File: design/flow/config.mk
export PLATFORM = sky130hd
export DESIGN_NAME = alu_add
export DESIGN_NICKNAME = alu_add
export VERILOG_FILES = /design/flow/design.v
export SDC_FILE = /design/flow/constraint.sdc
export NUM_CORES = 4
export LEC_CHECK = 0
export CAP_MARGIN = 20
export CORE_ASPECT_RATIO = 1.72
export CORE_MARGIN = 2
export CORE_UTILIZATION = 40
export PLACE_DENSITY_LB_ADDON = 0.09
export SLEW_MARGIN = 10
File: design/flow/constraint.sdc
create_clock -name core_clock -period 10.0 [get_ports {clk_i}]
set_input_delay 2.0000 -clock core_clock [delete_from_list [all_inputs] [get_ports {clk_i}]]
set_output_delay 2.0000 -clock core_clock [all_outputs]
set_load 0.01 [all_outputs]
File: design/flow/design.v
package calc_pkg;
    typedef struct packed {
        logic on;
        logic off;
        logic mem_rc;
        logic mem_sub;
        logic mem_add;
        logic op_percent;
        logic op_sqrt;
        logic op_div;
        logic op_mul;
        logic op_sub;
        logic op_add;
        logic op_eq;
        logic dot;
        logic num_1;
        logic num_2;
        logic num_3;
        logic num_4;
        logic num_5;
        logic num_6;
        logic num_7;
        logic num_8;
        logic num_9;
        logic num_0;
    } buttons_t;
    typedef enum logic [4:0] {
        B_NONE,          
        B_ON,            
        B_OFF,           
        B_MEM_RC,        
        B_MEM_SUB,       
        B_MEM_ADD,       
        B_OP_PERCENT,    
        B_OP_SQRT,       
        B_OP_DIV,        
        B_OP_MUL,        
        B_OP_SUB,        
        B_OP_ADD,        
        B_OP_EQ,         
        B_DOT,           
        B_NUM_1,         
        B_NUM_2,         
        B_NUM_3,         
        B_NUM_4,         
        B_NUM_5,         
        B_NUM_6,         
        B_NUM_7,         
        B_NUM_8,         
        B_NUM_9,         
        B_NUM_0,         
        B_UNKNOWN        
    } active_button_t;
    function automatic logic isNumberButton(active_button_t active_button);
        isNumberButton = ((active_button >= calc_pkg::B_NUM_1) && (active_button <= calc_pkg::B_NUM_0));
    endfunction
    function automatic logic isOpButton(active_button_t active_button);
        isOpButton = ((active_button >= calc_pkg::B_OP_DIV) && (active_button <= calc_pkg::B_OP_ADD));
    endfunction
    function automatic logic isEqButton(active_button_t active_button);
        isEqButton = (active_button == calc_pkg::B_OP_EQ);
    endfunction
    function automatic logic isDotButton(active_button_t active_button);
        isDotButton = (active_button == calc_pkg::B_DOT);
    endfunction
    typedef logic [3:0] bcd_t;
    function automatic logic [6:0] bcd2segments(bcd_t bcd);
        unique case (bcd)
            4'd0: bcd2segments = 7'b1111110;
            4'd1: bcd2segments = 7'b0110000;
            4'd2: bcd2segments = 7'b1101101;
            4'd3: bcd2segments = 7'b1111001;
            4'd4: bcd2segments = 7'b0110011;
            4'd5: bcd2segments = 7'b1011011;
            4'd6: bcd2segments = 7'b1011111;
            4'd7: bcd2segments = 7'b1110000;
            4'd8: bcd2segments = 7'b1111111;
            4'd9: bcd2segments = 7'b1111011;
            default: bcd2segments = 7'bxxxxxxx;
        endcase
    endfunction
    typedef enum logic [1:0] {
        OP_NONE,
        OP_ADD,
        OP_MUL,
        OP_DIV
    } op_t;
    function automatic op_t button2op(active_button_t active_button);
        unique case (active_button)
            calc_pkg::B_OP_DIV: button2op = calc_pkg::OP_DIV;
            calc_pkg::B_OP_MUL: button2op = calc_pkg::OP_MUL;
            calc_pkg::B_OP_SUB: button2op = calc_pkg::OP_ADD;
            calc_pkg::B_OP_ADD: button2op = calc_pkg::OP_ADD;
            default: button2op = calc_pkg::OP_NONE;
        endcase
    endfunction
    function automatic bcd_t button2bcd(active_button_t active_button);
        unique case (active_button)
            calc_pkg::B_NUM_1: button2bcd = 1;
            calc_pkg::B_NUM_2: button2bcd = 2;
            calc_pkg::B_NUM_3: button2bcd = 3;
            calc_pkg::B_NUM_4: button2bcd = 4;
            calc_pkg::B_NUM_5: button2bcd = 5;
            calc_pkg::B_NUM_6: button2bcd = 6;
            calc_pkg::B_NUM_7: button2bcd = 7;
            calc_pkg::B_NUM_8: button2bcd = 8;
            calc_pkg::B_NUM_9: button2bcd = 9;
            calc_pkg::B_NUM_0: button2bcd = 0;
            default: button2bcd = 0;
        endcase
    endfunction
    parameter NumDigits = 8;
    typedef logic unsigned [$clog2(NumDigits)-1:0] exponent_t;
    typedef struct packed {
        logic error;
        logic sign;
        exponent_t exponent;
        bcd_t [NumDigits-1:0] significand;
    } num_t;
    function automatic num_t neg(num_t num);
        neg = num;
        neg.sign = !num.sign;
    endfunction
endpackage
module alu_add (
    input   logic           clk_i,
    input   logic           rst_i,
    input   logic [36:0]    left_i,      
    input   logic [36:0]    right_i,     
    output  logic           in_ready_o,
    input   logic           in_valid_i,
    output  logic [36:0]    result_o,    
    input   logic           out_ready_i,
    output  logic           out_valid_o
);
typedef enum logic [1:0] {
    S_IDLE,
    S_NORMALIZE,
    S_ADD,
    S_RENORMALIZE
} state_t;
state_t state_d, state_q;
logic [$clog2(calc_pkg::NumDigits):0] counter_d, counter_q;
logic in_ready_d, in_ready_q;
logic out_valid_d, out_valid_q;
assign out_valid_o = out_valid_q;
assign in_ready_o = in_ready_q;
calc_pkg::num_t left_d, left_q;
calc_pkg::num_t right_d, right_q;
calc_pkg::num_t result_d, result_q;
calc_pkg::bcd_t result_extra_d, result_extra_q;
logic carryborrow_d, carryborrow_q;
assign result_o = out_valid_q ? result_q : '0;
logic [4:0] nibble_sum;
always_comb begin
    nibble_sum = 'x;
    carryborrow_d = carryborrow_q;
    if (state_q != S_ADD) begin
        carryborrow_d = 0;
    end else if (left_q.sign == right_q.sign) begin
        nibble_sum =
            left_q.significand[counter_q]
            + right_q.significand[counter_q]
            + 4'(carryborrow_q);
        if (nibble_sum >= 10) begin
            nibble_sum += 6;
        end
        carryborrow_d = nibble_sum[4];
    end else begin
        if (left_q.significand > right_q.significand) begin
            nibble_sum =
                6'(left_q.significand[counter_q])
                - 6'(right_q.significand[counter_q])
                - 6'(carryborrow_q);
        end else begin
            nibble_sum =
                6'(right_q.significand[counter_q])
                - 6'(left_q.significand[counter_q])
                - 6'(carryborrow_q);
        end
        carryborrow_d = nibble_sum[4];
        if ($signed(nibble_sum) < 0) begin
            nibble_sum += 10;
        end
    end
end
always_comb begin
    state_d = state_q;
    out_valid_d = out_valid_q;
    in_ready_d = in_ready_q;
    counter_d = counter_q;
    left_d = left_q;
    right_d = right_q;
    result_d = result_q;
    result_extra_d = result_extra_q;
    unique case (state_q)
        S_IDLE: begin
            result_d = '0;
            if (in_valid_i) begin
                left_d = left_i;
                right_d = right_i;
                state_d = S_NORMALIZE;
                in_ready_d = 0;
            end
        end
        S_NORMALIZE: begin
            if (left_q.exponent < right_q.exponent) begin
                left_d.significand = (left_q.significand >> 4);
                left_d.exponent++;
            end else if (left_q.exponent > right_q.exponent) begin
                right_d.significand = (right_q.significand >> 4);
                right_d.exponent++;
            end else begin
                state_d = S_ADD;
                counter_d = 0;
            end
        end
        S_ADD: begin
            result_d.exponent = left_q.exponent;
            if (left_q.sign == right_q.sign) begin
                result_extra_d = carryborrow_d;
            end
            if (left_q.significand > right_q.significand) begin
                result_d.sign = left_q.sign;
            end else begin
                result_d.sign = right_q.sign;
            end
            result_d.significand[counter_q] = 4'(nibble_sum);
            counter_d++;
            if (counter_d == calc_pkg::NumDigits) begin
                state_d = S_RENORMALIZE;
            end
        end
        S_RENORMALIZE: begin
            if (result_extra_q != '0) begin  
                result_extra_d = '0;
                result_d.significand = ({result_extra_q, result_q.significand} >> 4);
                result_d.exponent++;
                if (result_d.exponent == 0)
                    result_d.error = 1;
            end else if ((result_q.exponent != 0) && (result_q.significand[calc_pkg::NumDigits-1] == 0)) begin  
                result_d.significand = (result_q.significand << 4);
                result_d.exponent--;
            end else begin  
                out_valid_d = 1;
                if (result_d.significand == 0)
                    result_d.sign = 0;
                if (out_valid_q && out_ready_i) begin
                    state_d = S_IDLE;
                    out_valid_d = 0;
                    in_ready_d = 1;
                    result_d = '0;
                end
            end
        end
    endcase
end
always_ff @(posedge clk_i) begin
    if (rst_i) begin
        state_q <= S_IDLE;
        out_valid_q <= 0;
        in_ready_q <= 1;
        counter_q <= '0;
        left_q <= '0;
        right_q <= '0;
        result_q <= '0;
        result_extra_q <= '0;
        carryborrow_q <= 0;
    end else begin
        state_q <= state_d;
        out_valid_q <= out_valid_d;
        in_ready_q <= in_ready_d;
        counter_q <= counter_d;
        left_q <= left_d;
        right_q <= right_d;
        result_q <= result_d;
        result_extra_q <= result_extra_d;
        carryborrow_q <= carryborrow_d;
    end
end
endmodule
File: design/flow/run.sh
#!/bin/bash
# the make line also repeats each setting of config.mk as NAME=value (left out here)
make -C /OpenROAD-flow-scripts/flow DESIGN_CONFIG=/design/flow/config.mk WORK_HOME=/design/flow/orfs CLKGATE_MAP_FILE= finish
==> impl_metrics.env, run 1 <==
# source this file to load flow results
export IMPL_total_negative_setup_slacks_ns=0
export IMPL_crit_chain="mux4_2 -> nand2b_1 -> nand2_1 -> nand2_1 -> inv_1 -> fa_1 -> inv_1 -> fa_1 -> ha_1 -> inv_1 -> a2111oi_2 -> a211oi_2 -> xnor2_1 -> nor2_1 -> o41ai_1"
export IMPL_p_leak_nw=4.02
export IMPL_worstSetupStartpointType="register"
export IMPL_synth_edff_count=0
export IMPL_topCombFamilyByArea="AND-OR/OR-AND gates"
export IMPL_floorplan_io_pins=117
export IMPL_criticalPathCategory="reg -> reg"
export IMPL_globalplace_congestion=0.904
export IMPL_number_of_rows_in_the_core_area=70
export IMPL_outcome="no timing/DRC/antenna violations"
export IMPL_timing_final_hold_violations=0
export IMPL_synthTopCellsByArea="sky130_fd_sc_hd__dfxtp_1 28%, sky130_fd_sc_hd__ha_1 8.6%, sky130_fd_sc_hd__mux2i_1 7.1%, sky130_fd_sc_hd__a211oi_1 6.2%, sky130_fd_sc_hd__nor2_1 4.9%"
export IMPL_crit_fanout=13
export IMPL_placedInstanceArea_um2=10000
export IMPL_drt_wl_total_um=26600
export IMPL_cellInternalPower_mw=1.26
export IMPL_power_leader="combinational logic"
export IMPL_timing_critical_path_buf_inv=3
export IMPL_critical_path_arrival_ns=5.00
export IMPL_fin_util_pct=49.9
export IMPL_cts_clk_slew_worst_paths_ns=0.06
export IMPL_post_synth_top_count_cell="sky130_fd_sc_hd__dfxtp_1"
export IMPL_holdPathEnd="result_q[35]"
export IMPL_num_antenna_cells=0
export IMPL_clock_skew_final_ns=0.00946
export IMPL_seq_total_area_yosys_pct=27.9
export IMPL_worst_slew_margin_relative_to_its_limit_pct=30.8
export IMPL_port_buffers=114
export IMPL_detailedRoute_firstIterationViolations=496
export IMPL_post_drt_wl_per_cell_um=18.9
export IMPL_post_route_clock_period_utilization_pct=47.3
export IMPL_synth_compound_area_share_pct=23.4
export IMPL_cts_buffers=17
export IMPL_fin_area_um2=10600
export IMPL_first_global_vias=7597
export IMPL_cts_hold_fix_buffers=0
export IMPL_synth_avg_cell_area_um2=8.46
export IMPL_dp_slack_ns=5.27
export IMPL_htree_num_levels=4
export IMPL_timing_hold_worst_start="result_q[35]"
export IMPL_share_of_async_settable_or_async_resettable_flops_after_synthesis_pct=0
export IMPL_yosys_stat_chipArea_um2=8690
export IMPL_critical_path_top_delay_family="adder cells"
export IMPL_power_share_clock_pct=29.8
export IMPL_grt_ovfl_total=0
export IMPL_cts_buffer_depth=2
export IMPL_worst_ir_drop_vdd_mv=0.117
export IMPL_finalCriticalPeriod_ns=4.73
export IMPL_number_of_cells_in_the_finished_layout_apart_from_fillers=1407
export IMPL_worst_slack_ns=5.27
export IMPL_fin_nets=1250
export IMPL_sequential_share_of_power_pct=30.8
export IMPL_grt_first_pass_wirelength_um=42100
export IMPL_detailroute_via_count=7970
export IMPL_critPathMostFrequentCell="sky130_fd_sc_hd__inv_1"
export IMPL_worst_slew_pin_slew_ns=1.04
export IMPL_timing_critical_path_from="counter_q[1]"
export IMPL_routed_via_density=5.66
export IMPL_die_h_um=197
export IMPL_timing_rr_start="counter_q[1]"
export IMPL_globalRouteTotalUtil_pct=24.0
export IMPL_worst_hold_path_num_cells=2
export IMPL_worstSetupEndpoint="result_q[25]"
export IMPL_p_switching_uw=778
export IMPL_critical_path_depth_in_cells=15
export IMPL_clock_root_buffer="sky130_fd_sc_hd__clkbuf_16"
export IMPL_max_clock_freq_ghz=0.212
export IMPL_grt_antenna_before_repair=0
export IMPL_ys_warnings_count=1
export IMPL_netlist_top_cell_by_area="sky130_fd_sc_hd__dfxtp_1"
export IMPL_die_size_x_um=116
export IMPL_sequential_cell_power_consumption_uw=626
export IMPL_area_growth_synth_to_final_pct=22.2
export IMPL_worstRegToRegCells=15
export IMPL_r2r_setup_slack_ns=5.27
export IMPL_synth_cell_type_count=77
export IMPL_synth_main_ff_cell="sky130_fd_sc_hd__dfxtp_1"
export IMPL_timing_critical_path_to_type="register"
export IMPL_grt_start_max_net_pins=88
export IMPL_fillerInstances=2076
export IMPL_report_final_slew_viol_count=0
export IMPL_netSwitchingFraction_pct=38.2
export IMPL_cts_tree="built"
export IMPL_initCoreUtil_pct=40.8
export IMPL_critPathRequiredTime_ns=10.28
export IMPL_common_cells="121 x sky130_fd_sc_hd__dfxtp_1, 114 x sky130_fd_sc_hd__nor2_1, 72 x sky130_fd_sc_hd__a211oi_1"
export IMPL_yosys_stat_cells=1028
export IMPL_cts_setup_buffers=0
export IMPL_comb_cell_power_uw=803
export IMPL_setup_violations=0
export IMPL_endpoint_of_the_worst_slack_reg_to_reg_timing_path="result_q[25]"
export IMPL_clock_power_uw=605
export IMPL_chip_area_um2=23000
export IMPL_route_antenna_remaining_nets=0
export IMPL_drt_pass1_iterations=6
export IMPL_place_hpwl_um=19900
export IMPL_clock_latency_late_pin_ns=0.43
export IMPL_synth_xor_area_share_pct=2.30
export IMPL_synth_nets=1172
export IMPL_netlist_instances=1028
export IMPL_synth_area_mux_share_pct=11.8
export IMPL_drcViolationCount=0
export IMPL_cpPeakStageDelay_ns=0.76
export IMPL_synthAdderAreaFrac_pct=10.0
export IMPL_cellPowerDensity_nw_per_um2=192
export IMPL_post_cts_resize_count=0
export IMPL_min_delay_path_class="reg -> reg"
export IMPL_max_cap_violations=0
export IMPL_cts_sink_count=121
export IMPL_rsz0062_at_grt="false"
export IMPL_place_detailed_instances=1374
export IMPL_crit_path_top_delay_cell="sky130_fd_sc_hd__dfxtp_1"
export IMPL_ys_flops=121
export IMPL_design_core_area_um2=21300
export IMPL_synth_simple_area_share_pct=18.4
export IMPL_synth_largest_type_area_fraction_pct=27.9
export IMPL_cell_area_after_synthesis_um2=8690
export IMPL_p_comb_share_pct=39.5
export IMPL_openroad_warnings=41
## per-layer routing
metal / part of all wire [%] / wire length, um / track usage (%)
met1: 38 / 10100 / 26.4
met2: 54 / 14300 / 43.5
met3: 3.7 / 993 / 3.53
met4: 4.7 / 1260 / 12.5
met5: 0 / 0 / 0
## area by class of cell
| cell class | instances | area [um^2] | share of cell area (%) |
|---|---|---|---|
| Tap cell | 288 | 360 | 3.39 |
| Inverter | 69 | 259 | 2.44 |
| Clock buffer | 23 | 468 | 4.41 |
| Sequential cell | 121 | 2430 | 22.8 |
| Clock inverter | 9 | 97.6 | 0.919 |
| Multi-Input combinational cell | 771 | 5760 | 54.2 |
| Timing Repair Buffer | 126 | 1250 | 11.8 |
## per-stage QoR
step	power [mW]	hold slack, ns
detailed placement	1.44	0.480
CTS	2.05	0.495
global route	2.16	0.525
finish	2.03	0.498
global placement	1.42	0.478
floorplan	1.21	0.432
==> run 2: changes to the inputs <==
Settings changed: CORE_ASPECT_RATIO 1.72 to default, PLACE_DENSITY_LB_ADDON 0.09 to default, SLEW_MARGIN 10 to 20.
Clock period 10.0 ns to 6.79 ns, I/O delays scaled along.
==> run 2 against run 1 <==
Sequential cell count is the same. Sequential power increased by 48%. First-iteration DRC count up 20%. Largest power group unchanged. Still clean on timing, DRC and antenna. Synthesized cell count unchanged. Critical path depth is 3 higher. Die size down 0.19%.
==> impl_metrics.env, run 2 <==
# source this file to load flow results
export IMPL_outcome="no timing/DRC/antenna violations"
export IMPL_comb_cell_power_mw=1.16
export IMPL_detailroute_via_count=7956
export IMPL_crit_chain="buf_4 -> mux4_2 -> nand2_1 -> nand2_1 -> nand2_1 -> inv_1 -> fa_1 -> fa_1 -> mux2i_1 -> xnor2_1 -> ha_1 -> inv_1 -> a21oi_1 -> a31oi_1 -> xnor2_1 -> nand3_1 -> a31oi_2 -> o21ai_1"
export IMPL_area_growth_synth_to_final_pct=21.9
export IMPL_worstRegToRegCells=18
export IMPL_cts_clk_slew_worst_paths_ns=0.06
export IMPL_timing_hold_worst_start="result_q[35]"
export IMPL_critPathMostFrequentCell="sky130_fd_sc_hd__nand2_1"
export IMPL_rsz0062_at_grt="false"
export IMPL_p_comb_share_pct=38.9
export IMPL_globalplace_congestion=0.905
export IMPL_die_size_x_um=151
export IMPL_setup_violations=0
export IMPL_cts_hold_fix_buffers=0
export IMPL_min_delay_path_class="reg -> reg"
export IMPL_fillerInstances=1999
export IMPL_cell_area_after_synthesis_um2=8690
export IMPL_ys_flops=121
export IMPL_criticalPathCategory="reg -> reg"
export IMPL_cts_sink_count=121
export IMPL_p_leak_nw=4.02
export IMPL_critical_path_arrival_ns=5.15
export IMPL_hold_ws_ns=0.472
export IMPL_design_core_area_um2=21200
export IMPL_netlist_instances=1028
export IMPL_critical_path_top_delay_family="adder cells"
export IMPL_htree_num_levels=4
export IMPL_topCombFamilyByArea="AND-OR/OR-AND gates"
export IMPL_timing_critical_path_to_type="register"
export IMPL_crit_fanout=13
export IMPL_grt_ovfl_total=0
export IMPL_cellPowerDensity_nw_per_um2=282
export IMPL_timing_critical_path_from="counter_q[0]"
export IMPL_crit_path_top_delay_cell="sky130_fd_sc_hd__dfxtp_1"
export IMPL_worst_hold_path_num_cells=2
export IMPL_yosys_stat_chipArea_um2=8690
export IMPL_synth_simple_area_share_pct=18.4
export IMPL_routed_via_density=5.71
export IMPL_clock_root_buffer="sky130_fd_sc_hd__clkbuf_16"
export IMPL_synth_compound_area_share_pct=23.4
export IMPL_post_drt_wl_per_cell_um=18.6
export IMPL_clock_skew_final_ns=0.0121
export IMPL_netlist_top_cell_by_area="sky130_fd_sc_hd__dfxtp_1"
export IMPL_initCoreUtil_pct=41.1
export IMPL_worst_slack_ns=1.92
export IMPL_synth_xor_area_share_pct=2.30
export IMPL_endpoint_of_the_worst_slack_reg_to_reg_timing_path="result_q[3]"
export IMPL_clock_latency_late_pin_ns=0.42
export IMPL_timing_critical_path_buf_inv=3
export IMPL_num_antenna_cells=0
export IMPL_cts_buffers=17
export IMPL_grt_antenna_before_repair=0
export IMPL_cts_tree="built"
export IMPL_synth_cell_type_count=77
export IMPL_synthAdderAreaFrac_pct=10.0
export IMPL_dp_slack_ns=1.94
export IMPL_netSwitchingFraction_pct=38.1
export IMPL_cellInternalPower_mw=1.85
export IMPL_total_negative_setup_slacks_ns=0
export IMPL_timing_rr_start="counter_q[0]"
export IMPL_ys_warnings_count=1
export IMPL_max_clock_freq_ghz=0.205
export IMPL_port_buffers=114
export IMPL_report_final_slew_viol_count=0
export IMPL_drcViolationCount=0
export IMPL_worst_ir_drop_vdd_mv=0.196
export IMPL_route_antenna_remaining_nets=0
export IMPL_synth_nets=1172
export IMPL_synth_largest_type_area_fraction_pct=27.9
export IMPL_grt_start_max_net_pins=84
export IMPL_worstSetupEndpoint="result_q[3]"
export IMPL_power_share_clock_pct=30.2
export IMPL_worst_slew_pin_slew_ns=1.05
export IMPL_synthTopCellsByArea="sky130_fd_sc_hd__dfxtp_1 28%, sky130_fd_sc_hd__ha_1 8.6%, sky130_fd_sc_hd__mux2i_1 7.1%, sky130_fd_sc_hd__a211oi_1 6.2%, sky130_fd_sc_hd__nor2_1 4.9%"
export IMPL_fin_nets=1249
export IMPL_synth_edff_count=0
export IMPL_worst_slew_margin_relative_to_its_limit_pct=29.8
export IMPL_r2r_setup_slack_ns=1.92
export IMPL_holdPathEnd="result_q[35]"
export IMPL_max_cap_violations=0
export IMPL_clock_power_uw=904
export IMPL_finalCriticalPeriod_ns=4.87
export IMPL_timing_final_hold_violations=0
export IMPL_floorplan_io_pins=117
export IMPL_seq_total_area_yosys_pct=27.9
export IMPL_post_route_clock_period_utilization_pct=71.7
export IMPL_common_cells="121 x sky130_fd_sc_hd__dfxtp_1, 114 x sky130_fd_sc_hd__nor2_1, 72 x sky130_fd_sc_hd__a211oi_1"
export IMPL_critPathRequiredTime_ns=7.07
export IMPL_die_h_um=151
export IMPL_cpPeakStageDelay_ns=0.69
export IMPL_drt_pass1_iterations=4
export IMPL_place_hpwl_um=18900
export IMPL_number_of_rows_in_the_core_area=53
export IMPL_synth_avg_cell_area_um2=8.46
export IMPL_synth_main_ff_cell="sky130_fd_sc_hd__dfxtp_1"
export IMPL_share_of_async_settable_or_async_resettable_flops_after_synthesis_pct=0
export IMPL_critical_path_depth_in_cells=18
export IMPL_drt_wl_total_um=25900
export IMPL_synth_area_mux_share_pct=11.8
export IMPL_worstSetupStartpointType="register"
export IMPL_openroad_warnings=41
export IMPL_chip_area_um2=22900
export IMPL_cts_setup_buffers=0
export IMPL_sequential_share_of_power_pct=30.9
export IMPL_sequential_cell_power_consumption_uw=924
export IMPL_post_cts_resize_count=0
export IMPL_globalRouteTotalUtil_pct=23.5
export IMPL_first_global_vias=7528
export IMPL_detailedRoute_firstIterationViolations=596
export IMPL_grt_first_pass_wirelength_um=41600
export IMPL_cts_buffer_depth=2
export IMPL_power_leader="combinational logic"
export IMPL_post_synth_top_count_cell="sky130_fd_sc_hd__dfxtp_1"
export IMPL_p_switching_mw=1.14
export IMPL_yosys_stat_cells=1028
[run 2: area by class of cell]
type                    instances  area [um^2]  share of cell area, %
clock buffers                  26          519                   4.90
well taps                     275          344                   3.25
flip-flops and latches        121         2430                   22.9
repair buffers                125         1220                   11.5
multi-input cells             771         5760                   54.4
inverters                      69          259                   2.45
clock inverters                 6         61.3                  0.579
[run 2: metrics by stage]
stage          instance area (um^2)  utilization, %  power (mW)  instances
4_1_cts                       10600            50.1        3.00       1393
6_report                      10600            50.1        2.99       1393
2_1_floorplan                  8690               -        1.78       1028
3_5_place_dp                  10000            47.3        2.09       1361
5_1_grt                       10600            50.1        3.18       1393
3_3_place_gp                  10000            47.3        2.08       1361
[run 2: per-layer routing]
layer	share of wire, %	up-vias	global-route usage (%)
li1	-	3908	-
met1	46	3736	31.9
met2	46	271	37.5
met3	5.1	41	3.80
met4	2.7	0	8.60
met5	0	-	0
==> run 3: changes to the inputs <==
Settings changed: CORE_UTILIZATION 40 to 13.
Clock period 6.79 ns to 14.6 ns, I/O delays scaled along.
==> run 3 against run 2 <==
Core utilization down 33 points. Final cell count up 42%. Final area up 7.3%. Via count up 2.2%. Register-to-register slack better by 8.0 ns. Combinational power down 51%. Global-route usage down 14 points. Routed wire length up 20%. Clock power down about 50%. Non-clock buffer count unchanged. Setup slack better by 7.6 ns. Critical path depth down 11. Critical endpoint is now result_q[7]. Largest power group unchanged.
==> impl_metrics.env, run 3 <==
# source this file to load flow results
export IMPL_outcome="no timing/DRC/antenna violations"
export IMPL_yosys_stat_chipArea_um2=8690
export IMPL_synth_edff_count=0
export IMPL_fin_nets=1249
export IMPL_seq_total_area_yosys_pct=27.9
export IMPL_design_power_total_mw=1.44
export IMPL_synth_largest_type_area_fraction_pct=27.9
export IMPL_power_leader="combinational logic"
export IMPL_drt_wl_total_um=31100
export IMPL_ys_warnings_count=1
export IMPL_synth_xor_area_share_pct=2.30
export IMPL_drcViolationCount=0
export IMPL_worst_ir_drop_vdd_mv=0.0892
export IMPL_clock_power_uw=448
export IMPL_timing_rr_start="counter_q[1]"
export IMPL_placedInstanceArea_um2=10700
export IMPL_p_comb_share_pct=39.2
export IMPL_first_global_vias=7748
export IMPL_fin_area_um2=11400
export IMPL_htree_num_levels=4
export IMPL_grt_antenna_before_repair=1
export IMPL_cts_setup_buffers=0
export IMPL_worstRegToRegCells=18
export IMPL_grt_start_max_net_pins=89
export IMPL_holdPathEnd="result_q[36]"
export IMPL_synth_avg_cell_area_um2=8.46
export IMPL_critPathRequiredTime_ns=14.96
export IMPL_netSwitchingFraction_pct=38.7
export IMPL_ys_flops=121
export IMPL_worst_hold_path_num_cells=2
export IMPL_globalRouteTotalUtil_pct=9.02
export IMPL_grt_first_pass_wirelength_um=48200
export IMPL_synth_area_mux_share_pct=11.8
export IMPL_critical_path_arrival_ns=5.44
export IMPL_post_synth_top_count_cell="sky130_fd_sc_hd__dfxtp_1"
export IMPL_synth_simple_area_share_pct=18.4
export IMPL_hold_ws_ns=0.512
export IMPL_detailedRoute_firstIterationViolations=535
export IMPL_max_cap_violations=0
export IMPL_post_drt_wl_per_cell_um=15.7
export IMPL_synth_compound_area_share_pct=23.4
export IMPL_die_size_x_um=263
export IMPL_comb_cell_power_uw=565
export IMPL_worst_slew_pin_slew_ns=1.06
export IMPL_crit_chain="clkdlybuf4s50_1 -> nand2_1 -> a31oi_4 -> nand2_1 -> nor2_1 -> a31oi_2 -> o21ai_1"
export IMPL_initCoreUtil_pct=13.2
export IMPL_cts_buffer_depth=2
export IMPL_place_hpwl_um=23900
export IMPL_worst_slack_ns=9.53
export IMPL_critPathMostFrequentCell="sky130_fd_sc_hd__nand2_1"
export IMPL_clock_latency_late_pin_ns=0.44
export IMPL_dp_slack_ns=9.16
export IMPL_cellPowerDensity_nw_per_um2=127
export IMPL_synth_nets=1172
export IMPL_yosys_stat_cells=1028
export IMPL_port_buffers=114
export IMPL_min_delay_path_class="reg -> reg"
export IMPL_common_cells="121 x sky130_fd_sc_hd__dfxtp_1, 114 x sky130_fd_sc_hd__nor2_1, 72 x sky130_fd_sc_hd__a211oi_1"
export IMPL_synthAdderAreaFrac_pct=10.0
export IMPL_cts_sink_count=121
export IMPL_report_final_slew_viol_count=0
export IMPL_synth_main_ff_cell="sky130_fd_sc_hd__dfxtp_1"
export IMPL_worst_slew_margin_relative_to_its_limit_pct=29.5
export IMPL_setup_violations=0
export IMPL_r2r_setup_slack_ns=9.89
export IMPL_sequential_share_of_power_pct=29.7
export IMPL_cpPeakStageDelay_ns=0.55
export IMPL_timing_critical_path_from="out_ready_i"
export IMPL_netlist_instances=1028
export IMPL_post_route_clock_period_utilization_pct=34.7
export IMPL_endpoint_of_the_worst_slack_reg_to_reg_timing_path="result_q[7]"
export IMPL_drt_pass1_iterations=6
export IMPL_routed_via_density=4.10
export IMPL_crit_path_top_delay_cell="sky130_fd_sc_hd__clkdlybuf4s50_1"
export IMPL_critical_path_depth_in_cells=7
export IMPL_timing_final_hold_violations=0
export IMPL_share_of_async_settable_or_async_resettable_flops_after_synthesis_pct=0
export IMPL_topCombFamilyByArea="AND-OR/OR-AND gates"
export IMPL_chip_area_um2=68900
export IMPL_grt_ovfl_total=0
export IMPL_route_antenna_remaining_nets=0
export IMPL_design_core_area_um2=66000
export IMPL_p_switching_uw=558
export IMPL_sequential_cell_power_consumption_uw=429
export IMPL_timing_hold_worst_start="result_q[36]"
export IMPL_rsz0062_at_grt="false"
export IMPL_worstSetupStartpointType="input pin"
export IMPL_clock_skew_final_ns=0.0149
export IMPL_crit_fanout=13
export IMPL_criticalPathCategory="in -> reg"
export IMPL_finalCriticalPeriod_ns=5.07
export IMPL_fillerInstances=7318
export IMPL_cell_area_after_synthesis_um2=8690
export IMPL_critical_path_top_delay_family="AND-OR/OR-AND gates"
export IMPL_area_growth_synth_to_final_pct=30.7
export IMPL_max_clock_freq_ghz=0.197
export IMPL_clock_root_buffer="sky130_fd_sc_hd__clkbuf_16"
export IMPL_cts_tree="built"
export IMPL_cellInternalPower_uw=883
export IMPL_cts_clk_slew_worst_paths_ns=0.06
export IMPL_cts_buffers=17
export IMPL_openroad_warnings=41
export IMPL_timing_critical_path_to_type="register"
export IMPL_die_h_um=263
export IMPL_netlist_top_cell_by_area="sky130_fd_sc_hd__dfxtp_1"
export IMPL_worstSetupEndpoint="result_q[7]"
export IMPL_number_of_rows_in_the_core_area=94
export IMPL_synth_cell_type_count=77
export IMPL_p_leak_nw=4.02
export IMPL_timing_critical_path_buf_inv=1
export IMPL_detailroute_via_count=8135
export IMPL_globalplace_congestion=0.886
export IMPL_power_share_clock_pct=31.1
export IMPL_total_negative_setup_slacks_ns=0
export IMPL_cts_hold_fix_buffers=0
export IMPL_floorplan_io_pins=117
export IMPL_synthTopCellsByArea="sky130_fd_sc_hd__dfxtp_1 28%, sky130_fd_sc_hd__ha_1 8.6%, sky130_fd_sc_hd__mux2i_1 7.1%, sky130_fd_sc_hd__a211oi_1 6.2%, sky130_fd_sc_hd__nor2_1 4.9%"
export IMPL_post_cts_resize_count=0
## run 3: area by class of cell
cell class              count  area (um^2)  area share [%]
diodes                      1         2.50          0.0220
clock inverters            11          144            1.27
repair buffers            125         1220            10.7
flip-flops and latches    121         2430            21.4
well taps                 864         1080            9.51
inverters                  69          259            2.28
clock buffers              20          468            4.12
multi-input cells         771         5760            50.7
## run 3: metrics by stage
| stage | cells | util, % |
|---|---|---|
| after floorplan | 1028 | - |
| after global placement | 1950 | 16.3 |
| after detailed placement | 1950 | 16.3 |
| after CTS | 1981 | 17.2 |
| after global routing | 1981 | 17.2 |
| final | 1982 | 17.2 |
## run 3: per-layer routing
layer	GRT usage, %	wire (um)	vias up
li1	-	-	3922
met1	12.2	14400	3858
met2	14.3	14100	318
met3	2.08	2110	35
met4	2.38	422	2
met5	0	13	-
==> run 4: changes to the inputs <==
Settings changed: CAP_MARGIN 20 to 35, CORE_UTILIZATION 13 to 70, CTS_CLUSTER_SIZE from default to 32, MAX_ROUTING_LAYER from default to met5, SLEW_MARGIN 20 to 15, TNS_END_PERCENT from default to 45.
Clock period 14.6 ns to 3.77 ns, I/O delays scaled along.
==> run 4 against run 3 <==
The run now fails in global routing. Area after synthesis did not move. Die size fell by 81%. Synthesized cell count did not move.
==> impl_metrics.env, run 4 <==
# flow metrics
export IMPL_netlist_top_cell_by_area="sky130_fd_sc_hd__dfxtp_1"
export IMPL_seq_total_area_yosys_pct=27.9
export IMPL_globalplace_congestion=0.981
export IMPL_stop_error="[ERROR GRT-0232] Routing congestion too high. Check the congestion heatmap in the GUI."
export IMPL_synth_nets=1172
export IMPL_cts_sink_count=121
export IMPL_chip_area_um2=13300
export IMPL_synth_edff_count=0
export IMPL_netlist_instances=1028
export IMPL_dp_slack_ns=-0.0844
export IMPL_number_of_rows_in_the_core_area=40
export IMPL_initCoreUtil_pct=72.1
export IMPL_die_size_x_um=115
export IMPL_synth_cell_type_count=77
export IMPL_die_h_um=115
export IMPL_synthAdderAreaFrac_pct=10.0
export IMPL_globalRouteTotalUtil_pct=69.0
export IMPL_cell_area_after_synthesis_um2=8690
export IMPL_cts_buffer_depth=2
export IMPL_common_cells="121 x sky130_fd_sc_hd__dfxtp_1, 114 x sky130_fd_sc_hd__nor2_1, 72 x sky130_fd_sc_hd__a211oi_1"
export IMPL_synth_area_mux_share_pct=11.8
export IMPL_place_hpwl_um=19400
export IMPL_design_core_area_um2=12100
export IMPL_post_synth_top_count_cell="sky130_fd_sc_hd__dfxtp_1"
export IMPL_synth_main_ff_cell="sky130_fd_sc_hd__dfxtp_1"
export IMPL_clock_root_buffer="sky130_fd_sc_hd__clkbuf_16"
export IMPL_yosys_stat_chipArea_um2=8690
export IMPL_synth_largest_type_area_fraction_pct=27.9
export IMPL_cts_hold_fix_buffers=0
export IMPL_haltStage="global routing"
export IMPL_floorplan_io_pins=117
export IMPL_grt_ovfl_total=3
export IMPL_topCombFamilyByArea="AND-OR/OR-AND gates"
export IMPL_outcome="did not finish"
export IMPL_htree_num_levels=4
export IMPL_port_buffers=114
export IMPL_ys_warnings_count=1
export IMPL_synthTopCellsByArea="sky130_fd_sc_hd__dfxtp_1 28%, sky130_fd_sc_hd__ha_1 8.6%, sky130_fd_sc_hd__mux2i_1 7.1%, sky130_fd_sc_hd__a211oi_1 6.2%, sky130_fd_sc_hd__nor2_1 4.9%"
export IMPL_synth_avg_cell_area_um2=8.46
export IMPL_placedInstanceArea_um2=10200
export IMPL_synth_xor_area_share_pct=2.30
export IMPL_cts_buffers=17
export IMPL_synth_simple_area_share_pct=18.4
export IMPL_yosys_stat_cells=1028
export IMPL_ys_flops=121
export IMPL_synth_compound_area_share_pct=23.4
export IMPL_share_of_async_settable_or_async_resettable_flops_after_synthesis_pct=0
## run 4: layer usage
| layer | global-route usage [%] | GRT overflow |
|---|---|---|
| met1 | 69.2 | 0 |
| met4 | 66.6 | 1 |
| met5 | 12.6 | 0 |
| met3 | 50.0 | 0 |
| met2 | 90.1 | 2 |
## run 4: timing repair
item | 4_1_cts
buffers inserted | 7
pin swaps | 20
resized | 18
setup endpoints to repair | 20
## run 4: metrics by stage
| step | hold slack, ns | cells | setup TNS [ns] | utilization (%) |
|---|---|---|---|---|
| 3_5_place_dp | 0.473 | 1298 | -0.703 | 84.9 |
| 4_1_cts | 0.514 | 1337 | -0.0528 | 90.8 |
| 3_3_place_gp | 0.476 | 1298 | -0.179 | 84.9 |
| 2_1_floorplan | 0.432 | 1028 | -0.00424 | - |
==> run 5: changes to the inputs <==
Settings changed: ABC_AREA from default to 1, CAP_MARGIN 35 to 20, CORE_ASPECT_RATIO from default to 1.32, CORE_UTILIZATION 70 to 72, CTS_CLUSTER_DIAMETER from default to 397, CTS_CLUSTER_SIZE 32 to 95, MAX_ROUTING_LAYER met5 to default, SETUP_SLACK_MARGIN from default to 1.08, SLEW_MARGIN 15 to 20, TNS_END_PERCENT 45 to default.
Clock period 3.77 ns to 6.72 ns, I/O delays scaled along.
==> run 5 against run 4 <==
The run now finishes clean. Synthesized cell count is 33% higher. Area after synthesis is 0.69% higher. Die size is 2.0% lower.
==> impl_metrics.env, run 5 <==
# source this file to load flow results
export IMPL_netlist_instances=1368
export IMPL_sequential_cell_power_consumption_uw=887
export IMPL_grt_start_max_net_pins=101
export IMPL_report_final_slew_viol_count=0
export IMPL_cts_setup_buffers=0
export IMPL_timing_critical_path_from="counter_q[0]"
export IMPL_routed_via_density=6.48
export IMPL_synth_area_mux_share_pct=0
export IMPL_worstSetupEndpoint="result_q[5]"
export IMPL_p_leak_nw=4.69
export IMPL_worst_slew_margin_relative_to_its_limit_pct=27.4
export IMPL_area_growth_synth_to_final_pct=19.2
export IMPL_synth_main_ff_cell="sky130_fd_sc_hd__dfxtp_1"
export IMPL_drt_wl_total_um=29000
export IMPL_worst_slew_pin_slew_ns=1.08
export IMPL_finalCriticalPeriod_ns=4.94
export IMPL_cell_area_after_synthesis_um2=8750
export IMPL_netlist_top_cell_by_area="sky130_fd_sc_hd__dfxtp_1"
export IMPL_topCombFamilyByArea="AND-OR/OR-AND gates"
export IMPL_layout_area_comb_um2=5340
export IMPL_cts_clk_slew_worst_paths_ns=0.06
export IMPL_globalplace_congestion=0.958
export IMPL_worstSetupStartpointType="register"
export IMPL_worst_hold_path_num_cells=2
export IMPL_critPathRequiredTime_ns=7.08
export IMPL_detailedRoute_firstIterationViolations=1137
export IMPL_synth_compound_area_share_pct=25.0
export IMPL_port_buffers=114
export IMPL_first_global_vias=9688
export IMPL_drt_pass1_iterations=12
export IMPL_initCoreUtil_pct=73.5
export IMPL_hold_ws_ns=0.474
export IMPL_clock_power_uw=860
export IMPL_synth_avg_cell_area_um2=6.40
export IMPL_floorplan_io_pins=117
export IMPL_max_cap_violations=0
export IMPL_route_antenna_remaining_nets=0
export IMPL_clock_root_buffer="sky130_fd_sc_hd__clkbuf_16"
export IMPL_synth_nets=1512
export IMPL_register_area_um2=2420
export IMPL_p_switching_mw=1.35
export IMPL_timing_hold_worst_start="out_valid_q"
export IMPL_synth_xor_area_share_pct=1.00
export IMPL_post_route_clock_period_utilization_pct=73.5
export IMPL_seq_total_area_yosys_pct=27.7
export IMPL_clock_latency_late_pin_ns=0.43
export IMPL_drcViolationCount=0
export IMPL_comb_cell_power_mw=1.34
export IMPL_ys_flops=121
export IMPL_cellPowerDensity_nw_per_um2=296
export IMPL_num_antenna_cells=0
export IMPL_place_detailed_instances=1564
export IMPL_post_synth_top_count_cell="sky130_fd_sc_hd__nand2_1"
export IMPL_critPathMostFrequentCell="sky130_fd_sc_hd__nand2_1"
export IMPL_design_core_area_um2=11900
export IMPL_synth_largest_type_area_fraction_pct=27.7
export IMPL_grt_first_pass_wirelength_um=46100
export IMPL_fillerInstances=659
export IMPL_max_clock_freq_ghz=0.202
export IMPL_timing_final_hold_violations=0
export IMPL_yosys_stat_cells=1368
export IMPL_die_size_x_um=100
export IMPL_rsz0062_at_grt="false"
export IMPL_crit_fanout=24
export IMPL_number_of_cells_in_the_finished_layout_apart_from_fillers=1597
export IMPL_synth_cell_type_count=49
export IMPL_cts_buffers=17
export IMPL_post_cts_resize_count=0
export IMPL_common_cells="367 x sky130_fd_sc_hd__nand2_1, 170 x sky130_fd_sc_hd__inv_1, 152 x sky130_fd_sc_hd__o21ai_0"
export IMPL_detailroute_via_count=10300
export IMPL_cts_tree="built"
export IMPL_total_negative_setup_slacks_ns=0
export IMPL_place_hpwl_um=19100
export IMPL_grt_antenna_before_repair=0
export IMPL_cts_buffer_depth=2
export IMPL_crit_path_top_delay_cell="sky130_fd_sc_hd__inv_1"
export IMPL_synth_simple_area_share_pct=24.8
export IMPL_critical_path_depth_in_cells=24
export IMPL_cts_sink_count=121
export IMPL_p_comb_share_pct=43.3
export IMPL_cellInternalPower_mw=1.73
export IMPL_power_share_clock_pct=27.9
export IMPL_critical_path_top_delay_family="simple AND/OR/NAND/NOR gates"
export IMPL_timing_critical_path_to_type="register"
export IMPL_min_delay_path_class="reg -> reg"
export IMPL_critical_path_arrival_ns=5.30
export IMPL_timing_critical_path_buf_inv=5
export IMPL_die_h_um=131
export IMPL_power_leader="combinational logic"
export IMPL_number_of_rows_in_the_core_area=46
export IMPL_cts_hold_fix_buffers=0
export IMPL_ys_warnings_count=1
export IMPL_setup_violations=0
export IMPL_holdPathEnd="out_valid_q"
export IMPL_share_of_async_settable_or_async_resettable_flops_after_synthesis_pct=0
export IMPL_design_power_total_mw=3.08
export IMPL_crit_chain="inv_1 -> buf_4 -> a21oi_1 -> o21ai_0 -> nand3_1 -> o211ai_1 -> inv_1 -> fa_1 -> inv_1 -> fa_1 -> xor2_1 -> inv_1 -> ha_1 -> nor2_1 -> nor2_2 -> o21ai_0 -> nand2_1 -> nor3_2 -> nand3_1 -> nand2_1 -> nand2_1 -> nand2_1 -> nand2_1 -> a21oi_2"
export IMPL_cpPeakStageDelay_ns=0.64
export IMPL_synth_edff_count=0
export IMPL_endpoint_of_the_worst_slack_reg_to_reg_timing_path="result_q[5]"
export IMPL_chip_area_um2=13100
export IMPL_sequential_share_of_power_pct=28.8
export IMPL_worstRegToRegCells=24
export IMPL_synthTopCellsByArea="sky130_fd_sc_hd__dfxtp_1 28%, sky130_fd_sc_hd__nand2_1 16%, sky130_fd_sc_hd__o21ai_0 8.7%, sky130_fd_sc_hd__ha_1 8.6%, sky130_fd_sc_hd__inv_1 7.3%"
export IMPL_clock_skew_final_ns=0.0120
export IMPL_outcome="no timing/DRC/antenna violations"
export IMPL_synthAdderAreaFrac_pct=9.95
export IMPL_yosys_stat_chipArea_um2=8750
export IMPL_timing_rr_start="counter_q[0]"
export IMPL_fin_util_pct=87.6
export IMPL_fin_nets=1584
export IMPL_htree_num_levels=4
export IMPL_post_drt_wl_per_cell_um=18.2
export IMPL_openroad_warnings=45
export IMPL_r2r_setup_slack_ns=1.78
export IMPL_worst_ir_drop_vdd_mv=0.186
export IMPL_netSwitchingFraction_pct=43.8
export IMPL_grt_ovfl_total=0
export IMPL_globalRouteTotalUtil_pct=44.4
export IMPL_criticalPathCategory="reg -> reg"
run 5: layout make-up:
cell class | instances | area share [%]
clock buffers | 17 | 4.08
clock inverters | 15 | 1.19
flip-flops and latches | 121 | 23.2
repair buffers | 128 | 12.0
multi-input cells | 989 | 51.2
well taps | 144 | 1.73
inverters | 183 | 6.61
run 5: through the flow:
| stage | worst slack (ns) | instance area [um^2] |
|---|---|---|
| after global placement | 2.21 | 9860 |
| after floorplan | 2.92 | 8750 |
| final | 1.78 | 10400 |
| after CTS | 1.93 | 10400 |
| after detailed placement | 2.02 | 9860 |
| after global routing | 1.41 | 10400 |
run 5: routing by layer:
layer,track usage (%),up-vias,part of all wire (%)
li1,-,4682,-
met1,49.0,4556,34
met2,75.4,846,48
met3,7.55,264,9.8
met4,35.6,0,8.7
met5,0,-,0
==> run 6: changes to the inputs <==
Settings changed: ABC_AREA 1 to default, CELL_PAD_IN_SITES_GLOBAL_PLACEMENT from default to 2, CORE_ASPECT_RATIO 1.32 to 0.51, CORE_UTILIZATION 72 to 44, CTS_CLUSTER_DIAMETER 397 to default, CTS_CLUSTER_SIZE 95 to default, GPL_ROUTABILITY_DRIVEN from default to 1, GPL_TIMING_DRIVEN from default to 0, MIN_ROUTING_LAYER from default to met1, PLACE_DENSITY_LB_ADDON from default to 0.28, SETUP_SLACK_MARGIN 1.08 to 0.71, SLEW_MARGIN 20 to 15.
Clock period 6.72 ns to 8.54 ns, I/O delays scaled along.
==> run 6 against run 5 <==
Still clean. Critical path depth fell by 5. Register-to-register slack gained 1.7 ns. Non-clock buffer count increased by 52. Die size grew 60%. Final area grew 3.0%. Core utilization shrank 32 points. Synthesized cell count down 25%. Final cell count decreased by 9.9%. Critical path type unchanged. Largest cell class unchanged. Largest power group unchanged. Highest routed layer unchanged.
==> impl_metrics.env, run 6 <==
# source this file to load flow results
export IMPL_routed_via_density=5.83
export IMPL_critical_path_arrival_ns=5.41
export IMPL_port_buffers=113
export IMPL_post_route_clock_period_utilization_pct=59.8
export IMPL_grt_first_pass_wirelength_um=45600
export IMPL_synthAdderAreaFrac_pct=10.0
export IMPL_critPathRequiredTime_ns=8.85
export IMPL_worst_slew_pin_slew_ns=0.954
export IMPL_min_delay_path_class="reg -> reg"
export IMPL_p_leak_nw=4.06
export IMPL_cellPowerDensity_nw_per_um2=228
export IMPL_number_of_cells_in_the_finished_layout_apart_from_fillers=1439
export IMPL_crit_path_top_delay_cell="sky130_fd_sc_hd__dfxtp_1"
export IMPL_chip_area_um2=21000
export IMPL_globalplace_congestion=0.941
export IMPL_place_hpwl_um=22800
export IMPL_drt_pass1_iterations=5
export IMPL_fin_util_pct=55.9
export IMPL_ys_flops=121
export IMPL_holdPathEnd="result_q[35]"
export IMPL_crit_fanout=10
export IMPL_timing_final_hold_violations=0
export IMPL_synth_simple_area_share_pct=18.4
export IMPL_max_cap_violations=0
export IMPL_route_antenna_remaining_nets=0
export IMPL_netlist_instances=1028
export IMPL_timing_critical_path_to_type="register"
export IMPL_seq_total_area_yosys_pct=27.9
export IMPL_synthTopCellsByArea="sky130_fd_sc_hd__dfxtp_1 28%, sky130_fd_sc_hd__ha_1 8.6%, sky130_fd_sc_hd__mux2i_1 7.1%, sky130_fd_sc_hd__a211oi_1 6.2%, sky130_fd_sc_hd__nor2_1 4.9%"
export IMPL_common_cells="121 x sky130_fd_sc_hd__dfxtp_1, 114 x sky130_fd_sc_hd__nor2_1, 72 x sky130_fd_sc_hd__a211oi_1"
export IMPL_num_antenna_cells=0
export IMPL_power_share_clock_pct=30.4
export IMPL_fin_nets=1304
export IMPL_timing_hold_worst_start="result_q[35]"
export IMPL_topCombFamilyByArea="AND-OR/OR-AND gates"
export IMPL_cts_buffer_depth=2
export IMPL_globalRouteTotalUtil_pct=28.0
export IMPL_worst_hold_path_num_cells=2
export IMPL_detailroute_via_count=8395
export IMPL_htree_num_levels=4
export IMPL_setup_violations=0
export IMPL_ys_warnings_count=1
export IMPL_synth_main_ff_cell="sky130_fd_sc_hd__dfxtp_1"
export IMPL_worstSetupEndpoint="result_q[7]"
export IMPL_place_detailed_instances=1407
export IMPL_synth_xor_area_share_pct=2.30
export IMPL_cts_tree="built"
export IMPL_drcViolationCount=0
export IMPL_die_size_x_um=201
export IMPL_outcome="no timing/DRC/antenna violations"
export IMPL_clock_skew_final_ns=0.0110
export IMPL_grt_antenna_before_repair=0
export IMPL_netlist_top_cell_by_area="sky130_fd_sc_hd__dfxtp_1"
export IMPL_clock_root_buffer="sky130_fd_sc_hd__clkbuf_16"
export IMPL_synth_compound_area_share_pct=23.4
export IMPL_post_drt_wl_per_cell_um=20.4
export IMPL_area_growth_synth_to_final_pct=23.7
export IMPL_critical_path_top_delay_family="adder cells"
export IMPL_number_of_rows_in_the_core_area=36
export IMPL_worstRegToRegCells=19
export IMPL_post_cts_resize_count=0
export IMPL_first_global_vias=8020
export IMPL_synth_avg_cell_area_um2=8.46
export IMPL_cts_sink_count=121
export IMPL_post_synth_top_count_cell="sky130_fd_sc_hd__dfxtp_1"
export IMPL_report_final_slew_viol_count=0
export IMPL_share_of_async_settable_or_async_resettable_flops_after_synthesis_pct=0
export IMPL_synth_largest_type_area_fraction_pct=27.9
export IMPL_crit_chain="buf_2 -> buf_1 -> mux4_2 -> nand2_1 -> nand2_1 -> nand2_1 -> inv_1 -> fa_1 -> fa_1 -> mux2i_1 -> xnor2_1 -> ha_1 -> inv_1 -> a21oi_1 -> a31oi_1 -> xnor2_1 -> nand3_1 -> a31oi_2 -> o21ai_1"
export IMPL_critPathMostFrequentCell="sky130_fd_sc_hd__nand2_1"
export IMPL_design_core_area_um2=19200
export IMPL_timing_rr_start="counter_q[1]"
export IMPL_finalCriticalPeriod_ns=5.11
export IMPL_timing_critical_path_buf_inv=4
export IMPL_timing_critical_path_from="counter_q[1]"
export IMPL_cts_clk_slew_worst_paths_ns=0.06
export IMPL_worst_slew_margin_relative_to_its_limit_pct=36.4
export IMPL_sequential_cell_power_consumption_uw=736
export IMPL_register_area_um2=2420
export IMPL_comb_cell_power_uw=971
export IMPL_rsz0062_at_grt="false"
export IMPL_fillerInstances=1832
export IMPL_synth_nets=1172
export IMPL_max_clock_freq_ghz=0.196
export IMPL_cts_buffers=17
export IMPL_p_comb_share_pct=39.6
export IMPL_worstSetupStartpointType="register"
export IMPL_cts_hold_fix_buffers=0
export IMPL_die_h_um=104
export IMPL_drt_wl_total_um=29300
export IMPL_p_switching_uw=984
export IMPL_cell_area_after_synthesis_um2=8690
export IMPL_cts_setup_buffers=0
export IMPL_synth_cell_type_count=77
export IMPL_yosys_stat_chipArea_um2=8690
export IMPL_detailedRoute_firstIterationViolations=625
export IMPL_total_negative_setup_slacks_ns=0
export IMPL_clock_power_uw=745
export IMPL_criticalPathCategory="reg -> reg"
export IMPL_cellInternalPower_mw=1.47
export IMPL_endpoint_of_the_worst_slack_reg_to_reg_timing_path="result_q[7]"
export IMPL_grt_start_max_net_pins=17
export IMPL_synth_edff_count=0
export IMPL_grt_ovfl_total=0
export IMPL_floorplan_io_pins=117
export IMPL_initCoreUtil_pct=45.2
export IMPL_sequential_share_of_power_pct=30.0
export IMPL_openroad_warnings=41
export IMPL_layout_area_comb_um2=5740
export IMPL_r2r_setup_slack_ns=3.43
export IMPL_cpPeakStageDelay_ns=0.58
export IMPL_synth_area_mux_share_pct=11.8
export IMPL_critical_path_depth_in_cells=19
export IMPL_netSwitchingFraction_pct=40.1
export IMPL_power_leader="combinational logic"
export IMPL_yosys_stat_cells=1028
export IMPL_worst_ir_drop_vdd_mv=0.166
export IMPL_clock_latency_late_pin_ns=0.44
## run 6: routing by layer
layer  vias to the layer above  global-route usage, %  wire length [um]
met5                         -                      0                 0
met1                      4015                   37.8             13400
met4                         0                   7.25               482
met2                       320                   45.0             13100
li1                       4021                      -                 -
met3                        39                   6.42              2290
## run 6: through the flow
| stage | setup WS, ns | power [mW] | instance area [um^2] | hold WS (ns) |
|---|---|---|---|---|
| CTS | 3.52 | 2.44 | 10700 | 0.471 |
| global route | 3.21 | 2.58 | 10700 | 0.509 |
| global placement | 3.57 | 1.68 | 10200 | 0.447 |
| finish | 3.43 | 2.45 | 10700 | 0.468 |
| detailed placement | 3.53 | 1.71 | 10200 | 0.454 |
| floorplan | 4.42 | 1.41 | 8690 | 0.432 |
## run 6: cell type report
type | count | area share [%]
Multi-Input combinational cell | 771 | 53.4
Buffer | 67 | 2.53
Clock inverter | 15 | 1.55
Timing Repair Buffer | 113 | 10.5
Clock buffer | 17 | 3.96
Sequential cell | 121 | 22.5
Tap cell | 266 | 3.10
Inverter | 69 | 2.41
==> run 7: changes to the inputs <==
Settings changed: ABC_AREA from default to 1, CELL_PAD_IN_SITES_GLOBAL_PLACEMENT 2 to default, CORE_ASPECT_RATIO 0.51 to default, CORE_UTILIZATION 44 to 62, CTS_CLUSTER_SIZE from default to 95, GPL_ROUTABILITY_DRIVEN 1 to default, GPL_TIMING_DRIVEN 0 to default, MIN_ROUTING_LAYER met1 to default, PLACE_DENSITY_LB_ADDON 0.28 to default, SETUP_SLACK_MARGIN 0.71 to default, SLEW_MARGIN 15 to 20.
Clock period 8.54 ns to 3.0 ns, I/O delays scaled along.
==> run 7 against run 6 <==
Now fails the layout checks on setup timing. Sequential power increased to 2.7 times the previous value. Maximum frequency increased by 28%. Clock skew about the same. Largest power group unchanged.
==> impl_metrics.env, run 7 <==
# source this file to load flow results
export IMPL_p_leak_nw=5.46
export IMPL_drt_pass1_iterations=6
export IMPL_critical_path_depth_in_cells=28
export IMPL_ys_warnings_count=1
export IMPL_critPathRequiredTime_ns=3.36
export IMPL_power_leader="combinational logic"
export IMPL_globalplace_congestion=0.991
export IMPL_netSwitchingFraction_pct=42.0
export IMPL_timing_critical_path_from="counter_q[0]"
export IMPL_top_layer_used="met4"
export IMPL_synth_nets=1512
export IMPL_min_delay_path_class="reg -> reg"
export IMPL_place_detailed_instances=1713
export IMPL_seq_total_area_yosys_pct=27.7
export IMPL_endpoint_of_the_worst_slack_reg_to_reg_timing_path="result_q[27]"
export IMPL_synth_simple_area_share_pct=24.8
export IMPL_cts_tree="built"
export IMPL_first_global_vias=10000
export IMPL_synth_main_ff_cell="sky130_fd_sc_hd__dfxtp_1"
export IMPL_die_size_x_um=123
export IMPL_crit_fanout=7
export IMPL_synth_compound_area_share_pct=25.0
export IMPL_crit_path_top_delay_cell="sky130_fd_sc_hd__dfxtp_4"
export IMPL_topCombFamilyByArea="AND-OR/OR-AND gates"
export IMPL_max_clock_freq_ghz=0.250
export IMPL_worstRegToRegCells=28
export IMPL_cellPowerDensity_nw_per_um2=732
export IMPL_worst_slew_pin_slew_ns=0.818
export IMPL_p_comb_share_pct=53.3
export IMPL_port_buffers=114
export IMPL_synth_largest_type_area_fraction_pct=27.7
export IMPL_routed_wl_met2_um=15100
export IMPL_layout_violations="setup timing"
export IMPL_grt_antenna_before_repair=0
export IMPL_worst_ir_drop_vdd_mv=0.569
export IMPL_critical_path_arrival_ns=4.36
export IMPL_synth_edff_count=0
export IMPL_clock_root_buffer="sky130_fd_sc_hd__clkbuf_16"
export IMPL_timing_critical_path_to_type="register"
export IMPL_grt_first_pass_wirelength_um=50200
export IMPL_critical_path_top_delay_family="AND-OR/OR-AND gates"
export IMPL_cellInternalPower_mw=5.13
export IMPL_grt_start_max_net_pins=95
export IMPL_worst_slew_margin_relative_to_its_limit_pct=45.5
export IMPL_route_antenna_remaining_nets=0
export IMPL_finalCriticalPeriod_ns=4.00
export IMPL_timing_rr_start="counter_q[0]"
export IMPL_routed_via_density=6.22
export IMPL_cts_sink_count=121
export IMPL_max_cap_violations=0
export IMPL_detailroute_via_count=11000
export IMPL_holdPathEnd="result_q[8]"
export IMPL_rsz0062_at_grt="true"
export IMPL_common_cells="367 x sky130_fd_sc_hd__nand2_1, 170 x sky130_fd_sc_hd__inv_1, 152 x sky130_fd_sc_hd__o21ai_0"
export IMPL_post_route_clock_period_utilization_pct=133
export IMPL_number_of_cells_in_the_finished_layout_apart_from_fillers=1768
export IMPL_cts_buffer_depth=2
export IMPL_comb_cell_power_mw=4.71
export IMPL_fin_nets=1719
export IMPL_floorplan_io_pins=117
export IMPL_timing_hold_worst_start="result_q[8]"
export IMPL_cts_clk_slew_worst_paths_ns=0.06
export IMPL_netlist_top_cell_by_area="sky130_fd_sc_hd__dfxtp_1"
export IMPL_outcome="complete, but fails checks"
export IMPL_place_hpwl_um=21300
export IMPL_cpPeakStageDelay_ns=0.39
export IMPL_num_antenna_cells=0
export IMPL_worst_slack_ns=-0.995
export IMPL_openroad_warnings=46
export IMPL_synth_area_mux_share_pct=0
export IMPL_r2r_setup_slack_ns=-1.0
export IMPL_p_switching_mw=3.71
export IMPL_cts_hold_fix_buffers=0
export IMPL_clock_latency_late_pin_ns=0.44
export IMPL_power_share_clock_pct=24.3
export IMPL_post_drt_wl_per_cell_um=18.7
export IMPL_sequential_cell_power_consumption_mw=1.98
export IMPL_globalRouteTotalUtil_pct=42.7
export IMPL_timing_final_hold_violations=0
export IMPL_design_power_total_mw=8.84
export IMPL_ys_flops=121
export IMPL_synth_xor_area_share_pct=1.00
export IMPL_drt_wl_total_um=33000
export IMPL_worst_hold_path_num_cells=2
export IMPL_drcViolationCount=0
export IMPL_synthTopCellsByArea="sky130_fd_sc_hd__dfxtp_1 28%, sky130_fd_sc_hd__nand2_1 16%, sky130_fd_sc_hd__o21ai_0 8.7%, sky130_fd_sc_hd__ha_1 8.6%, sky130_fd_sc_hd__inv_1 7.3%"
export IMPL_worstSetupEndpoint="result_q[27]"
export IMPL_htree_num_levels=4
export IMPL_cts_buffers=17
export IMPL_area_growth_synth_to_final_pct=37.9
export IMPL_design_core_area_um2=13800
export IMPL_met3_length_um=4200
export IMPL_initCoreUtil_pct=63.3
export IMPL_number_of_rows_in_the_core_area=43
export IMPL_synth_avg_cell_area_um2=6.40
export IMPL_die_h_um=123
export IMPL_synth_cell_type_count=49
export IMPL_post_synth_top_count_cell="sky130_fd_sc_hd__nand2_1"
export IMPL_report_final_slew_viol_count=0
export IMPL_setup_violations=26
export IMPL_critPathMostFrequentCell="sky130_fd_sc_hd__nand2_1"
export IMPL_netlist_instances=1368
export IMPL_synthAdderAreaFrac_pct=9.95
export IMPL_sequential_share_of_power_pct=22.4
export IMPL_criticalPathCategory="reg -> reg"
export IMPL_yosys_stat_cells=1368
export IMPL_worstSetupStartpointType="register"
export IMPL_grt_ovfl_total=0
export IMPL_detailedRoute_firstIterationViolations=1776
export IMPL_share_of_async_settable_or_async_resettable_flops_after_synthesis_pct=0
export IMPL_yosys_stat_chipArea_um2=8750
export IMPL_met1_length_um=12300
export IMPL_timing_critical_path_buf_inv=8
export IMPL_clock_power_mw=2.15
export IMPL_chip_area_um2=15100
export IMPL_cell_area_after_synthesis_um2=8750
export IMPL_clock_skew_final_ns=0.0108
==> run 7: metrics by stage <==
step / hold WS, ns / setup TNS [ns] / cell area [um^2] / worst slack (ns) / utilization, %
after global routing: 0.497 / -27.24 / 12100 / -1.15 / 87.3
after global placement: 0.459 / -15.05 / 10800 / -0.672 / 78.4
after floorplan: 0.438 / -9.57 / 8850 / -0.480 / -
after CTS: 0.480 / -14.33 / 11700 / -0.660 / 84.6
final: 0.484 / -22.08 / 12100 / -0.995 / 87.3
after detailed placement: 0.472 / -16.73 / 10800 / -0.741 / 78.4
==> run 7: what timing repair did <==
action | 4_1_cts | 5_1_grt
setup endpoints to repair | 27 | 33
buffers inserted | 12 | 11
pin swaps | 27 | 46
resized | 48 | 71
cloned | 1 | 0
endpoints found under the hold margin | 0 | 0
==> run 7: area by class of cell <==
type	instances	area (um^2)
clock buffer	22	454
clock inverter	10	143
fill	804	1760
inverter	183	694
multi-input combinational	989	5760
sequential	121	2430
tap	180	225
timing repair buffer	263	2360
==> run 7: routing by layer <==
layer	track usage, %	up-vias
li1	-	4956
met1	54.8	4982
met2	67.9	880
met3	11.4	184
met4	17.1	0
met5	0	-
==> run 8: changes to the inputs <==
Settings changed: ABC_AREA 1 to default, CORE_UTILIZATION 62 to 28, CTS_CLUSTER_SIZE 95 to default.
Clock period 3.0 ns to 12.1 ns, I/O delays scaled along.
==> run 8 against run 7 <==
The run now finishes clean. Setup slack gained 8.5 ns. Global-route usage shrank 26 points. Total power shrank 80%. Routed wire length shrank 19%. Area after synthesis shrank 0.69%. Critical endpoint unchanged. Highest routed layer unchanged.
==> impl_metrics.env, run 8 <==
# source this file to load flow results
export IMPL_clock_latency_late_pin_ns=0.43
export IMPL_worst_slew_pin_slew_ns=1.04
export IMPL_grt_first_pass_wirelength_um=43300
export IMPL_r2r_setup_slack_ns=7.47
export IMPL_ys_flops=121
export IMPL_rsz0062_at_grt="false"
export IMPL_cts_setup_buffers=0
export IMPL_min_delay_path_class="reg -> reg"
export IMPL_timing_critical_path_to_type="register"
export IMPL_chip_area_um2=32500
export IMPL_met3_track_utilization_from_global_routing_pct=3.05
export IMPL_synth_avg_cell_area_um2=8.46
export IMPL_register_area_um2=2430
export IMPL_fillerInstances=3150
export IMPL_crit_chain="buf_4 -> mux4_2 -> nand2_1 -> nand2_1 -> nand2_1 -> inv_1 -> fa_1 -> fa_1 -> mux2i_1 -> xnor2_1 -> ha_1 -> inv_1 -> a21oi_1 -> a31oi_1 -> xnor2_1 -> nand3_1 -> a31oi_2 -> o21ai_1"
export IMPL_cellPowerDensity_nw_per_um2=163
export IMPL_grt_antenna_before_repair=0
export IMPL_openroad_warnings=41
export IMPL_worst_slew_margin_relative_to_its_limit_pct=30.5
export IMPL_worst_hold_path_num_cells=2
export IMPL_detailroute_via_count=7933
export IMPL_synth_xor_area_share_pct=2.30
export IMPL_timing_hold_worst_start="result_q[36]"
export IMPL_cellInternalPower_mw=1.10
export IMPL_area_growth_synth_to_final_pct=24.4
export IMPL_grt_start_max_net_pins=90
export IMPL_critical_path_top_delay_family="adder cells"
export IMPL_cts_tree="built"
export IMPL_drt_wl_total_um=26600
export IMPL_place_hpwl_um=19100
export IMPL_synth_area_mux_share_pct=11.8
export IMPL_layout_area_comb_um2=5760
export IMPL_ys_warnings_count=1
export IMPL_topCombFamilyByArea="AND-OR/OR-AND gates"
export IMPL_timing_critical_path_buf_inv=3
export IMPL_common_cells="121 x sky130_fd_sc_hd__dfxtp_1, 114 x sky130_fd_sc_hd__nor2_1, 72 x sky130_fd_sc_hd__a211oi_1"
export IMPL_sequential_cell_power_consumption_uw=518
export IMPL_outcome="no timing/DRC/antenna violations"
export IMPL_synth_largest_type_area_fraction_pct=27.9
export IMPL_share_of_async_settable_or_async_resettable_flops_after_synthesis_pct=0
export IMPL_finalCriticalPeriod_ns=4.63
export IMPL_cts_hold_fix_buffers=0
export IMPL_globalRouteTotalUtil_pct=16.5
export IMPL_power_share_clock_pct=33.1
export IMPL_crit_fanout=17
export IMPL_globalRouteMet1Util_pct=22.8
export IMPL_globalplace_congestion=0.880
export IMPL_seq_total_area_yosys_pct=27.9
export IMPL_setup_violations=0
export IMPL_fin_nets=1249
export IMPL_timing_final_hold_violations=0
export IMPL_clock_power_uw=583
export IMPL_number_of_rows_in_the_core_area=64
export IMPL_post_route_clock_period_utilization_pct=38.3
export IMPL_route_antenna_remaining_nets=0
export IMPL_dp_slack_ns=7.24
export IMPL_holdPathEnd="result_q[36]"
export IMPL_report_final_slew_viol_count=0
export IMPL_fin_util_pct=35.4
export IMPL_timing_rr_start="counter_q[1]"
export IMPL_synth_cell_type_count=77
export IMPL_synth_simple_area_share_pct=18.4
export IMPL_criticalPathCategory="reg -> reg"
export IMPL_synth_compound_area_share_pct=23.4
export IMPL_critPathMostFrequentCell="sky130_fd_sc_hd__nand2_1"
export IMPL_floorplan_io_pins=117
export IMPL_critPathRequiredTime_ns=12.39
export IMPL_grtUsageMet2_pct=25.8
export IMPL_port_buffers=114
export IMPL_die_size_x_um=180
export IMPL_die_h_um=180
export IMPL_worst_ir_drop_vdd_mv=0.108
export IMPL_synth_edff_count=0
export IMPL_critical_path_depth_in_cells=18
export IMPL_post_synth_top_count_cell="sky130_fd_sc_hd__dfxtp_1"
export IMPL_yosys_stat_cells=1028
export IMPL_post_cts_resize_count=0
export IMPL_drt_pass1_iterations=6
export IMPL_synthTopCellsByArea="sky130_fd_sc_hd__dfxtp_1 28%, sky130_fd_sc_hd__ha_1 8.6%, sky130_fd_sc_hd__mux2i_1 7.1%, sky130_fd_sc_hd__a211oi_1 6.2%, sky130_fd_sc_hd__nor2_1 4.9%"
export IMPL_cell_area_after_synthesis_um2=8690
export IMPL_worstRegToRegCells=18
export IMPL_max_cap_violations=0
export IMPL_max_clock_freq_ghz=0.216
export IMPL_worstSetupEndpoint="result_q[27]"
export IMPL_htree_num_levels=4
export IMPL_worst_slack_ns=7.47
export IMPL_timing_critical_path_from="counter_q[1]"
export IMPL_clock_skew_final_ns=0.0131
export IMPL_power_leader="combinational logic"
export IMPL_num_antenna_cells=0
export IMPL_synth_main_ff_cell="sky130_fd_sc_hd__dfxtp_1"
export IMPL_synthAdderAreaFrac_pct=10.0
export IMPL_cts_buffers=17
export IMPL_endpoint_of_the_worst_slack_reg_to_reg_timing_path="result_q[27]"
export IMPL_design_power_total_mw=1.76
export IMPL_crit_path_top_delay_cell="sky130_fd_sc_hd__dfxtp_1"
export IMPL_comb_cell_power_uw=661
export IMPL_top_usage_layer="met2"
export IMPL_yosys_stat_chipArea_um2=8690
export IMPL_cpPeakStageDelay_ns=0.62
export IMPL_cts_buffer_depth=2
export IMPL_post_drt_wl_per_cell_um=17.6
export IMPL_netlist_instances=1028
export IMPL_sequential_share_of_power_pct=29.4
export IMPL_p_switching_uw=662
export IMPL_p_leak_nw=4.05
export IMPL_total_negative_setup_slacks_ns=0
export IMPL_first_global_vias=7806
export IMPL_worstSetupStartpointType="register"
export IMPL_critical_path_arrival_ns=4.93
export IMPL_design_core_area_um2=30600
export IMPL_cts_sink_count=121
export IMPL_routed_via_density=5.24
export IMPL_netSwitchingFraction_pct=37.6
export IMPL_initCoreUtil_pct=28.4
export IMPL_placedInstanceArea_um2=10200
export IMPL_cts_clk_slew_worst_paths_ns=0.06
export IMPL_netlist_top_cell_by_area="sky130_fd_sc_hd__dfxtp_1"
export IMPL_p_comb_share_pct=37.5
export IMPL_drcViolationCount=0
export IMPL_detailedRoute_firstIterationViolations=639
export IMPL_synth_nets=1172
export IMPL_grt_ovfl_total=0
export IMPL_clock_root_buffer="sky130_fd_sc_hd__clkbuf_16"
export IMPL_fin_area_um2=10800
[run 8: stage by stage]
step | hold slack, ns | std cells
floorplan | 0.432 | 1028
global placement | 0.477 | 1482
detailed placement | 0.486 | 1482
CTS | 0.498 | 1514
global route | 0.514 | 1514
finish | 0.498 | 1514
[run 8: layout make-up]
type                    instances  share of cell area (%)
clock buffers                  19                    4.09
clock inverters                13                    1.99
inverters                      69                    2.39
multi-input cells             771                    53.2
flip-flops and latches        121                    22.4
well taps                     396                    4.58
repair buffers                125                    11.3
[run 8: per-layer routing]
metal	wire, um	vias up
li1	-	3918
met1	12500	3701
met3	1580	40
met5	0	-
met2	12000	274
met4	581	0
Power and IR drop assume default switching activity.
